==> run a: inputs <==
## TL_UART
module TL_UART #(
    parameter [15:0] C_DEFAULT_BAUD_RATE = 16'd868,
    parameter C_DEFAULT_TX_ON = 1,
    parameter C_DEFAULT_RX_ON = 1,
    parameter C_TILELINK_ID_WIDTH = 1
) (
    input  wire                           uart_clock_i,
    input  wire                           uart_reset_i,
    input  wire [                    2:0] uart_a_opcode,
    input  wire [                    2:0] uart_a_param,
    input  wire [                    2:0] uart_a_size,
    input  wire [C_TILELINK_ID_WIDTH-1:0] uart_a_source,
    input  wire [                   11:0] uart_a_address,
    input  wire [                    3:0] uart_a_mask,
    input  wire [                   31:0] uart_a_data,
    input  wire                           uart_a_corrupt,
    input  wire                           uart_a_valid,
    output wire                           uart_a_ready,
    output wire [                    2:0] uart_d_opcode,
    output wire [                    1:0] uart_d_param,
    output wire [                    2:0] uart_d_size,
    output wire [C_TILELINK_ID_WIDTH-1:0] uart_d_source,
    output wire                           uart_d_denied,
    output wire [                   31:0] uart_d_data,
    output wire                           uart_d_corrupt,
    output wire                           uart_d_valid,
    input  wire                           uart_d_ready,
    input  wire                           UART_RX,
    output wire                           UART_TX,
    output wire                           UART_RX_IRQ,
    output wire                           UART_TX_IRQ
);
==> flow/config.mk <==
export PLATFORM = sky130hd
export DESIGN_NAME = TL_UART
export DESIGN_NICKNAME = TL_UART
export VERILOG_FILES = /design/flow/design.v
export SDC_FILE = /design/flow/constraint.sdc
export NUM_CORES = 4
export LEC_CHECK = 0
export CAP_MARGIN = 20
export CORE_MARGIN = 2
export CORE_UTILIZATION = 70
export PLACE_DENSITY_LB_ADDON = 0.25
export SLEW_MARGIN = 20
export TNS_END_PERCENT = 5
==> flow/constraint.sdc <==
create_clock -name core_clock -period 7.51 [get_ports {uart_clock_i}]
set_input_delay 1.5020 -clock core_clock [delete_from_list [all_inputs] [get_ports {uart_clock_i}]]
set_output_delay 1.5020 -clock core_clock [all_outputs]
set_load 0.01 [all_outputs]
run.sh (not shown) runs the stock make flow with config.mk's settings and CLKGATE_MAP_FILE=.
==> inputs of run b, as changes to run a <==
Settings changed: CAP_MARGIN 20 to 25, CORE_ASPECT_RATIO from default to 0.97, CORE_UTILIZATION 70 to 66, CTS_CLUSTER_SIZE from default to 39, MAX_ROUTING_LAYER from default to met4, PLACE_DENSITY_LB_ADDON 0.25 to default, TNS_END_PERCENT 5 to default.
==> flow/constraint.sdc (replaced) <==
create_clock -name core_clock -period 5.15 [get_ports {uart_clock_i}]
set_input_delay 1.0300 -clock core_clock [delete_from_list [all_inputs] [get_ports {uart_clock_i}]]
set_output_delay 1.0300 -clock core_clock [all_outputs]
set_load 0.01 [all_outputs]
==> summary of the runs <==
In run b the sequential power is larger than in run a, by about 46%. Against run a, the clock power of run b is larger by 45%. In synthesized cell count, run a and run b do not differ. Global-route usage: run b is lower than run a (0.79 points). Core utilization: run b is lower than run a (3.6 points). Between run b and run a, the lower combinational power is in run a (gap 47%, measured against run a). In synthesized area, run b and run a do not differ.
==> figures <==
| metric | run b | run a |
|---|---|---|
| Largest net degree at the start of global routing | 70 | 65 |
| Post-DR vias/cell | 6.28 | 6.59 |
| Maximum single-stage delay on the critical path | 0.80 ns | 0.81 ns |
| Via count of the first global-routing pass | 15800 | 16400 |
| Combinational fraction of the cell area | 0.269 | 0.272 |
| Post-Layout Inst Area | 32600 um2 | 32200 um2 |
| Total leakage power | 10.6 nW | 10.5 nW |
| Worst path arrival time | 3.93 ns | 4.52 ns |
| Min Hold Slack | 0.408 ns | 0.444 ns |
| Outcome | finished clean | finished clean |
| DR vias | 16000 | 16300 |
| Routing usage on met1 | 0.399 | 0.420 |
| Critical Setup Path Class | flip-flop to flip-flop | input pin to flip-flop |
| FP Rows | 75 | 74 |
| MI comb area | 8760 um2 | 8760 um2 |
| Buffers, non-clock | 100 | 75 |


==> job 2613: inputs <==
Starting RTL as in the previous note.
// TL_UART
module TL_UART #(
    parameter [15:0] C_DEFAULT_BAUD_RATE = 16'd868,
    parameter C_DEFAULT_TX_ON = 1,
    parameter C_DEFAULT_RX_ON = 1,
    parameter C_TILELINK_ID_WIDTH = 1
) (
    input  wire                           uart_clock_i,
    input  wire                           uart_reset_i,
    input  wire [                    2:0] uart_a_opcode,
    input  wire [                    2:0] uart_a_param,
    input  wire [                    2:0] uart_a_size,
    input  wire [C_TILELINK_ID_WIDTH-1:0] uart_a_source,
    input  wire [                   11:0] uart_a_address,
    input  wire [                    3:0] uart_a_mask,
    input  wire [                   31:0] uart_a_data,
    input  wire                           uart_a_corrupt,
    input  wire                           uart_a_valid,
    output wire                           uart_a_ready,
    output wire [                    2:0] uart_d_opcode,
    output wire [                    1:0] uart_d_param,
    output wire [                    2:0] uart_d_size,
    output wire [C_TILELINK_ID_WIDTH-1:0] uart_d_source,
    output wire                           uart_d_denied,
    output wire [                   31:0] uart_d_data,
    output wire                           uart_d_corrupt,
    output wire                           uart_d_valid,
    input  wire                           uart_d_ready,
    input  wire                           UART_RX,
    output wire                           UART_TX,
    output wire                           UART_RX_IRQ,
    output wire                           UART_TX_IRQ
);
make LEC_CHECK=0 ABC_AREA=0 CAP_MARGIN=25 CELL_PAD_IN_SITES_GLOBAL_PLACEMENT=3 CORE_MARGIN=2 CORE_UTILIZATION=72 CTS_CLUSTER_DIAMETER=80 CTS_CLUSTER_SIZE=29 GPL_ROUTABILITY_DRIVEN=0 GPL_TIMING_DRIVEN=1 MAX_ROUTING_LAYER=met4 SETUP_SLACK_MARGIN=-0.26 SLEW_MARGIN=20 TNS_END_PERCENT=90 finish   # period 4.61 ns
==> job 6771: changes against job 2613 <==
==> flow/config.mk (replaced) <==
export PLATFORM = sky130hd
export DESIGN_NAME = TL_UART
export DESIGN_NICKNAME = TL_UART
export VERILOG_FILES = /design/flow/design.v
export SDC_FILE = /design/flow/constraint.sdc
export NUM_CORES = 4
export LEC_CHECK = 0
export CAP_MARGIN = 20
export CORE_MARGIN = 2
export CORE_UTILIZATION = 68
export SETUP_SLACK_MARGIN = 1.43
export SLEW_MARGIN = 20
==> flow/constraint.sdc (replaced) <==
create_clock -name core_clock -period 5.57 [get_ports {uart_clock_i}]
set_input_delay 1.1140 -clock core_clock [delete_from_list [all_inputs] [get_ports {uart_clock_i}]]
set_output_delay 1.1140 -clock core_clock [all_outputs]
set_load 0.01 [all_outputs]
==> job 8434: changes against job 2613 <==
==> flow/config.mk (replaced) <==
export PLATFORM = sky130hd
export DESIGN_NAME = TL_UART
export DESIGN_NICKNAME = TL_UART
export VERILOG_FILES = /design/flow/design.v
export SDC_FILE = /design/flow/constraint.sdc
export NUM_CORES = 4
export LEC_CHECK = 0
export CAP_MARGIN = 20
export CORE_MARGIN = 2
export CORE_UTILIZATION = 68
export PLACE_DENSITY = 0.6
export SLEW_MARGIN = 20
==> flow/constraint.sdc (replaced) <==
create_clock -name core_clock -period 2.75 [get_ports {uart_clock_i}]
set_input_delay 0.5500 -clock core_clock [delete_from_list [all_inputs] [get_ports {uart_clock_i}]]
set_output_delay 0.5500 -clock core_clock [all_outputs]
set_load 0.01 [all_outputs]
==> job 750: changes against job 2613 <==
==> flow/config.mk (replaced) <==
export PLATFORM = sky130hd
export DESIGN_NAME = TL_UART
export DESIGN_NICKNAME = TL_UART
export VERILOG_FILES = /design/flow/design.v
export SDC_FILE = /design/flow/constraint.sdc
export NUM_CORES = 4
export LEC_CHECK = 0
export CAP_MARGIN = 20
export CORE_MARGIN = 2
export CORE_UTILIZATION = 65
export PLACE_DENSITY = 0.6
export SLEW_MARGIN = 20
==> flow/constraint.sdc (replaced) <==
create_clock -name core_clock -period 10.1 [get_ports {uart_clock_i}]
set_input_delay 2.0200 -clock core_clock [delete_from_list [all_inputs] [get_ports {uart_clock_i}]]
set_output_delay 2.0200 -clock core_clock [all_outputs]
set_load 0.01 [all_outputs]
==> results <==
- Job 8434 passed the timing, DRC and antenna checks. Job 750 finished with timing, DRC and antenna clean. Job 2613 never finished: it broke off in global placement without I/O (3_1_place_gp_skip_io), error GPL-0301. Job 6771 completed with no timing, DRC or antenna violations.
- Combinational power, lowest first: job 750, job 6771, job 8434.
- The lowest final cell count belongs to job 6771, the highest to job 8434.
- Between job 750 and job 8434, the lower clock skew is in job 750 (gap 3.6 ps).
- Cell area, lowest first: job 6771, job 750, job 8434.
- Core utilization: job 750 < job 6771 < job 8434.
- Synthesized cell count is the same in job 6771 and job 8434.
==> figures <==
                                                              job 750    job 6771    job 8434                                             job 2613
Result of the run                    no timing/DRC/antenna violations  no timing/DRC/antenna violations  no timing/DRC/antenna violations                            aborted with a tool error
Last stage reached                                                  -           -           -  global placement without I/O (3_1_place_gp_skip_io)
Clock network power share                                       42.8%       42.5%       43.3%                                                    -
Kind of critical path                                       in -> reg   in -> reg  reg -> reg                                                    -
Count of boundary I/O pins                                        112         112         112                                                    -
Repair and plain buffers                                           82          82         254                                                    -
Part of the total power dissipated in sequential elements       53.0%       53.4%       52.0%                                                    -
Net switching power                                           1.24 mW     2.22 mW     4.60 mW                                                    -
Wire length of the first global-routing pass                  94.0 mm     94.0 mm      103 mm                                                    -
Setup repair after global routing missed its margin                no          no         yes                                                    -
Internal power                                                4.71 mW     8.51 mW     17.6 mW                                                    -
Most area-hungry cell class in the final design             registers   registers   registers                                                    -
Clock Path Buffers                                                  3           3           3                                                    -
Number of warnings the tools reported                              58          58          59                                                    -
Power and IR drop assume default switching activity.
